== v46 ==
Design OQ1_Stopwatch, start of the top module:
module OQ1_Stopwatch(AN, Seg, Dot, CLK, Start, RESET);  
	output [3:0] AN;
	output [6:0] Seg;
	output Dot;
	input CLK, Start, RESET;
	parameter R = 2'b00;
    parameter W = 2'b01;
    parameter C = 2'b10;	
	reg  [11:0] divider_ds;
	reg  [5:0]  divider_ms;
	reg  [6:0]  Seg_Temp;
	reg  [3:0]  D3,D2,D1,D0,D_Temp,AN_Temp;
	reg  [1:0]  state,n_state;
	reg         dp;
	wire        RTC_ds,RTC_ms;
	always @(posedge CLK or posedge RESET) begin
	  if(RESET) divider_ms <= 0;
	  else if(divider_ms==32) divider_ms <= 0;
      else divider_ms <= divider_ms + 1;
    end
    assign RTC_ms = ((divider_ms == 32)?1'b1:1'b0);
	always @(posedge CLK or posedge RESET) begin
      if(RESET) divider_ds <= 0;
      else if(divider_ds==3276) divider_ds <= 0;
      else if(state==C) divider_ds <= divider_ds + 1;
    end
    assign RTC_ds = ((divider_ds == 3276)?1'b1:1'b0);
	always@(posedge CLK or posedge RESET) begin
      if(RESET) begin
        state <= R;
        D3 <= 0;
        D2 <= 0;
        D1 <= 0;
        D0 <= 0;
      end else begin
        state <= n_state;
        if(RTC_ds) begin
          if(D0 == 9) begin
            D0 <= 0;
            if(D1 == 9) begin
              D1 <= 0;
              if(D2 == 9) begin
                D2 <= 0;
                if(D3 == 9) begin
                  D3 <= 0;                  
                end else begin
                  D3 <= D3 + 1;
                end                    
  ...
For scale: about 270 cells after synthesis, ~44 flip-flops, ~2600 um2 of cells after synthesis.
make LEC_CHECK=0 ABC_AREA=0 CAP_MARGIN=20 CORE_ASPECT_RATIO=1.1 CORE_MARGIN=2 CORE_UTILIZATION=69 CTS_CLUSTER_SIZE=21 GPL_TIMING_DRIVEN=1 MAX_ROUTING_LAYER=met4 MIN_ROUTING_LAYER=met1 PLACE_DENSITY_LB_ADDON=0.03 SETUP_SLACK_MARGIN=0.56 SLEW_MARGIN=20 TNS_END_PERCENT=70 finish   # period 2.28 ns
run.sh (not shown) runs the stock make flow with config.mk's settings and CLKGATE_MAP_FILE=.
In summary, v46 completed successfully, with a layout that passed the timing, DRC and antenna checks.
The inputs of v48 differ from those of v46 as listed below.
Settings: a deleted CTS_CLUSTER_SIZE that had been 21; a deleted MIN_ROUTING_LAYER that had been met1; a deleted MAX_ROUTING_LAYER that had been met4; a deleted GPL_TIMING_DRIVEN that had been 1; a deleted PLACE_DENSITY_LB_ADDON that had been 0.03; a change of CORE_ASPECT_RATIO from 1.1 to 0.5; a deleted ABC_AREA that had been 0; a change of CORE_UTILIZATION from 69 to 70; a deleted TNS_END_PERCENT that had been 70; a change of SETUP_SLACK_MARGIN from 0.56 to 2.38; a change of the clock period (ns, I/O delays scaled along) from 2.28 to 10.0.
### Flow results
Hold slack in v48 is 35 ps above v46. Compared v48 vs v46, and cell count is down in v48. Measured against each other, v48 and v46 differ in flip-flop and latch area, the lower figure coming from v48.
Relative to v48, the following input files were edited for v56:
Settings: putting CTS_CLUSTER_SIZE at 99 where nothing was set; swapping 70 for 40 in CORE_UTILIZATION; putting CTS_CLUSTER_DIAMETER at 399 where nothing was set; putting TNS_END_PERCENT at 40 where nothing was set; clearing CORE_ASPECT_RATIO, which used to be 0.5; clearing SETUP_SLACK_MARGIN, which used to be 2.38.
--- outcome ---
- Comparing v48 and v56, the higher final total power was measured on v48.
- v56: PASS, flow complete, no timing, DRC or antenna violations
- Measured against v48, the first-iteration DRC count of v56 comes out at 1.5 times the reference value.
- | design area | v56 vs v48 | worse |
Setup changes, v56 to v8
Settings: a deleted TNS_END_PERCENT that had been 40; an added CORE_ASPECT_RATIO of 1.97; a change of CORE_UTILIZATION from 40 to 63; a deleted CTS_CLUSTER_DIAMETER that had been 399; a deleted CTS_CLUSTER_SIZE that had been 99.
### Flow results
v8 against v56: die area lost 2500 um2, die width lost about 40%, net switching component of the power picked up an extra 2.1 uW. v8 vs v56, combinational power went up by about 2%. v8 against v56; total number of tap cells is down by more than a quarter. The higher combinational share of power of v8 and v56 is in v8. Compared with v56, v8 degrades post-route minimum period. On v8: final area is 38 um2 lower than what v56 gave.


OQ1_Stopwatch again, from the RTL that the note above started with.
Settings: LEC_CHECK=0, CAP_MARGIN=20, CORE_ASPECT_RATIO=1.57, CORE_MARGIN=2, CORE_UTILIZATION=63, CTS_CLUSTER_DIAMETER=400, CTS_CLUSTER_SIZE=98, GPL_TIMING_DRIVEN=0, MAX_ROUTING_LAYER=met4, MIN_ROUTING_LAYER=met1, PLACE_DENSITY=0.35, SLEW_MARGIN=20, TNS_END_PERCENT=20; clock period 4.95 ns.
==> next run, changes <==
- CORE_ASPECT_RATIO: 1.57 -> 0.87
- CORE_UTILIZATION: 63 -> 72
- CTS_CLUSTER_DIAMETER: 400 -> not set
- CTS_CLUSTER_SIZE: 98 -> 21
- GPL_TIMING_DRIVEN: 0 -> 1
- PLACE_DENSITY: 0.35 -> not set
- PLACE_DENSITY_LB_ADDON: not set -> 0.03
- clock period: 4.95 -> 2.85 ns (I/O delays scaled with it)
Outcome: The new run completed with no timing, DRC or antenna violations; global-route usage goes up by 4.0 points; flip-flop count stays the same; design area decreases by 3.0%; via count went down by about 1.4%; synthesized area does not change; total power grows by about 70%; routed wire length shrinks by 2.4%; critical path depth does not change; non-clock buffer count goes down by 10.
==> next run, changes <==
- CORE_ASPECT_RATIO: 0.87 -> not set
- CORE_UTILIZATION: 72 -> 40
- CTS_CLUSTER_SIZE: 21 -> not set
- GPL_TIMING_DRIVEN: 1 -> not set
- MAX_ROUTING_LAYER: met4 -> not set
- MIN_ROUTING_LAYER: met1 -> not set
- PLACE_DENSITY_LB_ADDON: 0.03 -> not set
- TNS_END_PERCENT: 20 -> not set
- clock period: 2.85 -> 3.94 ns (I/O delays scaled with it)
Routed wire length drops by 8.0%.
Global-route usage drops by 15 points.
Worst setup slack improved by 0.91 ns.
Critical path depth stays the same.
Cell area climbs by 1.5%.


== job 6902 ==
The RTL this note starts from:
==> flow/design.v <==
module OQ1_Stopwatch(AN, Seg, Dot, CLK, Start, RESET);  
	output [3:0] AN;
	output [6:0] Seg;
	output Dot;
	input CLK, Start, RESET;
	parameter R = 2'b00;
    parameter W = 2'b01;
    parameter C = 2'b10;	
	reg  [11:0] divider_ds;
	reg  [5:0]  divider_ms;
	reg  [6:0]  Seg_Temp;
	reg  [3:0]  D3,D2,D1,D0,D_Temp,AN_Temp;
	reg  [1:0]  state,n_state;
	reg         dp;
	wire        RTC_ds,RTC_ms;
	always @(posedge CLK or posedge RESET) begin
	  if(RESET) divider_ms <= 0;
	  else if(divider_ms==32) divider_ms <= 0;
      else divider_ms <= divider_ms + 1;
    end
    assign RTC_ms = ((divider_ms == 32)?1'b1:1'b0);
	always @(posedge CLK or posedge RESET) begin
      if(RESET) divider_ds <= 0;
      else if(divider_ds==3276) divider_ds <= 0;
      else if(state==C) divider_ds <= divider_ds + 1;
    end
    assign RTC_ds = ((divider_ds == 3276)?1'b1:1'b0);
	always@(posedge CLK or posedge RESET) begin
      if(RESET) begin
        state <= R;
        D3 <= 0;
        D2 <= 0;
        D1 <= 0;
        D0 <= 0;
      end else begin
        state <= n_state;
        if(RTC_ds) begin
          if(D0 == 9) begin
            D0 <= 0;
            if(D1 == 9) begin
              D1 <= 0;
              if(D2 == 9) begin
                D2 <= 0;
                if(D3 == 9) begin
                  D3 <= 0;                  
                end else begin
                  D3 <= D3 + 1;
                end                    
              end else begin
                D2 <= D2 + 1;
              end      
            end else begin
              D1 <= D1 + 1;
            end
          end else begin
            D0 <= D0 + 1;
          end
        end      
      end
    end
    always@(*) begin
      case (state)
        R : if(RESET) n_state = R;
            else if(Start && !RESET) n_state = C;
            else n_state = W;
        W : if(RESET) n_state = R;
            else if(Start && !RESET) n_state = C;
            else n_state = W;
        C : if(RESET) n_state = R;
            else n_state = C;        
        default : n_state = R;
      endcase
    end
    always@(posedge CLK or posedge RESET) begin
      if(RESET) begin
        D_Temp  <= 4'b0000;
        AN_Temp <= 4'b1110;
        dp      <= 1'b0;
      end else if(RTC_ms) begin
      case(AN_Temp)
        4'b0111 : begin
                    D_Temp <= D0;
                    AN_Temp <= 4'b1110;
                    dp <= 1;
                  end
        4'b1110 : begin
                    D_Temp <= D1;
                    AN_Temp <= 4'b1101;
                    dp <= 0;
                  end
        4'b1101 : begin
                    D_Temp <= D2;
                    AN_Temp <= 4'b1011;
                    dp <= 1;
                  end
        4'b1011 : begin
                    D_Temp <= D3;
                    AN_Temp <= 4'b0111;
                    dp <= 1;
                  end
      endcase
      end
    end    
    always @(*) begin
        case(D_Temp)
          0 : Seg_Temp=7'b1000000; 
          1 : Seg_Temp=7'b1111001; 
          2 : Seg_Temp=7'b0100100; 
          3 : Seg_Temp=7'b0110000; 
          4 : Seg_Temp=7'b0011001; 
          5 : Seg_Temp=7'b0010010; 
          6 : Seg_Temp=7'b0000010; 
          7 : Seg_Temp=7'b1111000; 
          8 : Seg_Temp=7'b0000000; 
          9 : Seg_Temp=7'b0011000; 
          default : Seg_Temp=7'b0111111; 
      endcase
    end
    assign Seg = Seg_Temp;
    assign AN = AN_Temp;
    assign Dot = dp;
endmodule
==> flow/config.mk <==
export PLATFORM = sky130hd
export DESIGN_NAME = OQ1_Stopwatch
export DESIGN_NICKNAME = OQ1_Stopwatch
export VERILOG_FILES = /design/flow/design.v
export SDC_FILE = /design/flow/constraint.sdc
export NUM_CORES = 4
export LEC_CHECK = 0
export ABC_AREA = 1
export CAP_MARGIN = 20
export CORE_ASPECT_RATIO = 0.81
export CORE_MARGIN = 2
export CORE_UTILIZATION = 63
export CTS_CLUSTER_SIZE = 26
export GPL_TIMING_DRIVEN = 0
export HOLD_SLACK_MARGIN = 0.15
export MAX_ROUTING_LAYER = met4
export MIN_ROUTING_LAYER = met1
export SETUP_SLACK_MARGIN = 0.46
export SLEW_MARGIN = 20
export TNS_END_PERCENT = 20
==> flow/constraint.sdc <==
create_clock -name core_clock -period 2.37 [get_ports {CLK}]
set_input_delay 0.4740 -clock core_clock [delete_from_list [all_inputs] [get_ports {CLK}]]
set_output_delay 0.4740 -clock core_clock [all_outputs]
set_load 0.01 [all_outputs]
Job 6902 has completed all stages; timing, DRC and antenna checks passed.
Modified inputs, job 5997 compared to job 6902
Settings: SETUP_SLACK_MARGIN removed (was 0.46); CTS_CLUSTER_SIZE changed from 26 to 21; PLACE_DENSITY newly set to 0.47.
Cell count: job 5997 lower than job 6902. Going from job 6902 to job 5997, number of buffers other than clock buffers in the final layout shrinks by 9.1%. Of the two values seen for critical-path cell with the highest stage delay, dfstp_2 was produced by job 6902 and clkdlybuf4s50_1 by job 5997. Looking at job 6902 and job 5997, the wire length of the first global-routing pass is a wash. The final reports for job 5997 and job 6902 show quantity of gates resized following cts lower in the former. Compared with job 6902, in job 5997 fraction of area in multi-input gates decreased 0.24 points; core utilization increased 0.39 points. The routed via count of job 5997 is lower than that of job 6902. Between job 6902 and job 5997, the total power figures differ only marginally. ~same part of the power in registers in job 6902 and job 5997. Job 5997 against job 6902: final critical delay including setup and external delays +0.35 ns; count of non-CTS inverters in the layout ~0 delta.
[inputs] job 2841 vs job 5997
Settings: removing ABC_AREA (formerly 1); removing PLACE_DENSITY (formerly 0.47); setting PLACE_DENSITY_LB_ADDON to 0.03 for the first time; changing CORE_ASPECT_RATIO from 0.81 to 1.57; removing HOLD_SLACK_MARGIN (formerly 0.15); changing the clock period (ns, I/O delays scaled along) from 2.37 to 4.95.
==> results <==
- Comparing job 2841 and job 5997, layout overhead on the synthesized area is lower on job 2841.
- The final layouts of job 2841 and job 5997 pass the timing, DRC and antenna checks.
- Summary of job 2841 over job 5997: sequential fraction of total cell area saw an increase; total stage count of the critical path has increased; number of global-route vias before repair moved down; final sum of negative setup slack about even.
- Between job 2841 and job 5997, it is job 2841 whose die area is lower, by 5.1%.
- Cmp job 2841 and job 5997 / area of all placed cells without fillers / lower: job 2841
- Compared with job 5997, in job 2841 insertion delay of the later-clocked pin in the worst-skew pair held steady, global-route wire length before repair shrank by 9.0%, via count shrank by 337.
Modified inputs, job 877 compared to job 2841
Settings: CORE_UTILIZATION now 40, was 63; CTS_CLUSTER_SIZE no longer set, was 21; GPL_TIMING_DRIVEN no longer set, was 0; PLACE_DENSITY_LB_ADDON now 0.16, was 0.03; CORE_ASPECT_RATIO no longer set, was 1.57; MIN_ROUTING_LAYER no longer set, was met1; TNS_END_PERCENT now 5, was 20; the clock period (ns, I/O delays scaled along) now 10.0, was 4.95.
Findings:
Job 877 -> job 2841: async set-or-reset flop fraction in the synthesized netlist delta 0, exact match. The clock skew of job 2841 and that of job 877 are within noise of each other. Note that the combinational logic power recorded for job 877 amounts to 0.47 times the value seen in job 2841. In the flow results for job 2841 and job 877, the register share of the cell area is larger on job 877. Of job 2841 and job 877, job 877 shows the higher worst setup slack after layout, with job 2841 below it. Job 877 ended up with a lower total power than job 2841 did. Job 877 against job 2841: worst-case headroom to the max-slew limit lost 8.9 points; floorplan core density lost 24 points; via count lost 144. When the final numbers for job 2841 and job 877 were put side by side, the register-to-register slack turned out to be greater in job 877. Of job 2841 and job 877, the run reporting the lower routed wire length was job 877.


run A:
RTL: the design.v shown in full above, as it stands there.
Settings: LEC_CHECK=0, ABC_AREA=1, CAP_MARGIN=20, CORE_MARGIN=2, CORE_UTILIZATION=71, CTS_CLUSTER_DIAMETER=399, CTS_CLUSTER_SIZE=96, SLEW_MARGIN=20, TNS_END_PERCENT=5; clock period 2.37 ns.
Looking at the reports, run A completed the entire flow and the layout it produced met the timing, DRC and antenna checks.
> inputs changed (run A -> run B)
# run A
export LEC_CHECK = 0
export ABC_AREA = 1
export CAP_MARGIN = 20
export CORE_MARGIN = 2
export CORE_UTILIZATION = 71
export CTS_CLUSTER_DIAMETER = 399
export CTS_CLUSTER_SIZE = 96
export SLEW_MARGIN = 20
export TNS_END_PERCENT = 5
create_clock -name core_clock -period 2.37 [get_ports {CLK}]
# run B
export LEC_CHECK = 0
export CAP_MARGIN = 20
export CORE_MARGIN = 2
export CORE_UTILIZATION = 54
export SLEW_MARGIN = 20
create_clock -name core_clock -period 3.94 [get_ports {CLK}]
Compare run B and run A | global-route wire length before repair lower: run B
Relative to run A, post-CTS setup repair buffer count has decreased by 2 in run B.
Netlist area before placement (run B / run A): 0.944
#### Input delta (run C over run B)
# run B
export LEC_CHECK = 0
export CAP_MARGIN = 20
export CORE_MARGIN = 2
export CORE_UTILIZATION = 54
export SLEW_MARGIN = 20
create_clock -name core_clock -period 3.94 [get_ports {CLK}]
# run C
export LEC_CHECK = 0
export CAP_MARGIN = 20
export CORE_MARGIN = 2
export CORE_UTILIZATION = 40
export SLEW_MARGIN = 20
create_clock -name core_clock -period 10.0 [get_ports {CLK}]
Notes after the runs:
Tally of non-filler cells in the final layout in run C is 6.9% above run B. Total power of run C is lower than that of run B. Diff run B..run C | total number of vias | negligible. Compared with run B, in run C net count after synthesis ~0 delta, number of clock buffers in the layout +1, first-pass GRT wire length -3.7%. In the flow results for run C and run B, the area of the die is larger on run C. The via count of the first global-routing pass of run B and that of run C are within noise of each other. Comparing run C and run B, the lower sequential share of layout area is on run C. Run B leaves less setup margin than run C.


## alpha
RTL: the design.v shown in full above, as it stands there.
Settings: LEC_CHECK=0, ABC_AREA=1, CAP_MARGIN=20, CORE_MARGIN=2, CORE_UTILIZATION=72, CTS_CLUSTER_SIZE=100, SLEW_MARGIN=20, TNS_END_PERCENT=5; clock period 2.37 ns.
alpha went all the way through the flow, and no timing, DRC or antenna check failed.
Input changes introduced in beta (baseline for comparison: alpha):
- swapping 100 for 95 in CTS_CLUSTER_SIZE
- putting CTS_CLUSTER_DIAMETER at 109 where nothing was set
- putting SETUP_SLACK_MARGIN at 0.64 where nothing was set
- putting PLACE_DENSITY_LB_ADDON at 0.0 where nothing was set
- swapping 2.37 for 2.19 in the clock period (ns, I/O delays scaled along)
beta was carried through to the last stage, and its layout satisfied the timing, DRC and antenna checks.
In beta the non-clock buffer count turned out 4 higher than in alpha.
alpha → beta: critical path depth +1; measured slew at the worst slew-check pin ~0 delta.
Between alpha and beta, total power after layout is lower for beta, alpha comes in above that.
Wire length delta (beta − alpha): unfavourable
Going from alpha to beta, largest net degree at the start of global routing closely matched the old numbers; final area closely matched the old numbers; chip height closely matched the old numbers; flip-flop count closely matched the old numbers.
Changes in gamma relative to beta:
- swapping 95 for 10 in CTS_CLUSTER_SIZE
- swapping 109 for 95 in CTS_CLUSTER_DIAMETER
- clearing TNS_END_PERCENT, which used to be 5
- swapping 2.19 for 2.2 in the clock period (ns, I/O delays scaled along)
==> results <==
gamma was carried through to the last stage, and its layout satisfied the timing, DRC and antenna checks.
Sort beta and gamma by normalized max-slew margin desc -> top: beta
Comparing beta and gamma, length in cells of the worst reg-to-reg path is lower on gamma.
Summary — relative area of non-clock buffer cells in the final design, gamma relative to beta: higher, by 2.6 points.
Re share of total power in the clock network: beta and gamma aren't equal, and the lower value belongs to gamma.
[gamma] sequential portion of the cell area fell 2.2 points relative to beta
[compare] base=beta new=gamma: global-route usage rose 1.6 points; post-route standard cell area excluding fillers shows an increase of 6.6%.
Status: number of cells in Yosys stat parity (beta, gamma)
Changes in delta relative to gamma:
- CORE_UTILIZATION changed from 72 to 71
- CTS_CLUSTER_DIAMETER removed (was 95)
- SETUP_SLACK_MARGIN removed (was 0.64)
- CTS_CLUSTER_SIZE changed from 10 to 32
- PLACE_DENSITY_LB_ADDON changed from 0.0 to 0.19
[summary]
- Non-clock buffer count | delta below gamma
- delta ran to completion and came out clean on the timing, DRC and antenna checks.
- Of the two candidates, gamma has the better total power and delta the worse one.
- The maximum clock frequency of delta is lower than that of gamma.
- In delta, the part of the total power dissipated in combinational logic came out 3.8 points below the value in gamma.
- delta has layout overhead on the synthesized area below what gamma had.
- The portion of the layout cell area used by clock cells number comes out higher for delta vs gamma.
Power is estimated from default activity; no workload was simulated.
